==> v38 <==
==> flow/design.v <==
module ALU(Ain,Bin,ALUop,out,Z);
input [15:0] Ain, Bin;
input [1:0] ALUop;
output [15:0] out;
output Z;
assign out = (ALUop == 2'b00) ? (Ain + Bin) : (ALUop == 2'b01) ? (Ain - Bin) : (ALUop == 2'b10) ? (Ain & Bin) : (~Bin) ;
assign Z =  (out == 16'b0000000000000000) ?  1'b1 : 1'b0;
endmodule
module regfile(data_in,writenum,write,readnum,clk,data_out);
input [15:0] data_in;
input [2:0] writenum, readnum;
input write, clk;
output [15:0] data_out;
reg [15:0] R[7:0];  
reg [15:0] data_out;
always_ff @ (posedge clk)
begin 
if (write)  
    R[writenum] <= data_in;   
end  
assign data_out = R[readnum];  
endmodule
module shifter(in,shift,sout);
input [15:0] in;
input [1:0] shift;
output [15:0] sout;
reg [15:0] sout;
always_comb 
begin 
    if (shift == 2'b00)
        sout = in;
    else if (shift == 2'b01)
        sout = in << 1;
    else if (shift == 2'b10)
        sout = in >> 1;
    else if (shift == 2'b11)
    begin
      sout = in >> 1;
      sout[15] = in[15];
    end 
    else 
    sout = 16'bxxxxxxxxxxxxxxxx;
end 
endmodule
module datapath (clk, writenum, readnum, write, datapath_in, vsel, loada, loadb, loadc, shift, asel, bsel, ALUop, loads, Z_out, datapath_out);
input write, clk, loada, loadb, loadc, asel, bsel, loads, vsel;
input [1:0] ALUop, shift;
input [2:0] writenum, readnum;
input [15:0] datapath_in;
output Z_out;
output [15:0] datapath_out;
wire [15:0] data_in;
reg[15:0] aloaded, in;
wire [15:0] Bin, Ain;
reg Z_out;
reg [15:0] datapath_out;
wire [15:0] data_out, sout, out;
wire Z;
assign data_in = vsel ? datapath_in : datapath_out;  
regfile REGFILE(data_in, writenum, write, readnum, clk, data_out);  
always_ff @(posedge clk)  
begin
if (loada == 1) 
begin
 aloaded <= data_out ;
end
end 
always_ff @(posedge clk)  
begin
if (loadb == 1) 
begin
 in <= data_out ;
end
end 
shifter SHIFTER(in,shift,sout);
assign Bin = bsel ? ({11'b0, datapath_in[4:0]}) : sout ;  
assign Ain = asel ? (16'b0000000000000000) : aloaded ;
ALU alu(Ain,Bin,ALUop,out,Z);  
always_ff @(posedge clk)  
begin
if (loads == 1) 
begin
 Z_out <= Z ;
end
end 
always_ff @(posedge clk)  
begin
if (loadc == 1) 
begin
 datapath_out <= out ;
end
end 
endmodule 
==> flow/run.sh <==
#!/bin/bash
# the make line also repeats each setting of config.mk as NAME=value (left out here)
make -C /OpenROAD-flow-scripts/flow DESIGN_CONFIG=/design/flow/config.mk WORK_HOME=/design/flow/orfs CLKGATE_MAP_FILE= finish
==> flow/config.mk <==
export PLATFORM = sky130hd
export DESIGN_NAME = datapath
export DESIGN_NICKNAME = datapath
export VERILOG_FILES = /design/flow/design.v
export SDC_FILE = /design/flow/constraint.sdc
export NUM_CORES = 4
export LEC_CHECK = 0
export CAP_MARGIN = 20
export CELL_PAD_IN_SITES_GLOBAL_PLACEMENT = 2
export CORE_ASPECT_RATIO = 1.76
export CORE_MARGIN = 3
export CORE_UTILIZATION = 47
export CTS_CLUSTER_SIZE = 83
export GPL_ROUTABILITY_DRIVEN = 0
export MAX_ROUTING_LAYER = met5
export PLACE_DENSITY = 0.65
export SLEW_MARGIN = 40
export TNS_END_PERCENT = 15
==> flow/constraint.sdc <==
create_clock -name core_clock -period 3.65 [get_ports {clk}]
set_input_delay 0.7300 -clock core_clock [delete_from_list [all_inputs] [get_ports {clk}]]
set_output_delay 0.7300 -clock core_clock [all_outputs]
set_load 0.01 [all_outputs]
==> v21 (differences from v38) <==
==> flow/config.mk (replaced) <==
export PLATFORM = sky130hd
export DESIGN_NAME = datapath
export DESIGN_NICKNAME = datapath
export VERILOG_FILES = /design/flow/design.v
export SDC_FILE = /design/flow/constraint.sdc
export NUM_CORES = 4
export LEC_CHECK = 0
export CAP_MARGIN = 20
export CORE_MARGIN = 2
export CORE_UTILIZATION = 72
export PLACE_DENSITY_LB_ADDON = 0.25
export SETUP_SLACK_MARGIN = 0.58
export SLEW_MARGIN = 20
==> flow/constraint.sdc (replaced) <==
create_clock -name core_clock -period 5.13 [get_ports {clk}]
set_input_delay 1.0260 -clock core_clock [delete_from_list [all_inputs] [get_ports {clk}]]
set_output_delay 1.0260 -clock core_clock [all_outputs]
set_load 0.01 [all_outputs]
==> comparison <==
v38 ran to the end with violations: setup timing. v21 stopped in detailed placement (3_5_place_dp) with DPL-0033.
Against v21, the die size of v38 is larger by about 56%.
Synthesized cell count is the same in v21 and v38.
Area after synthesis is the same in v38 and v21.
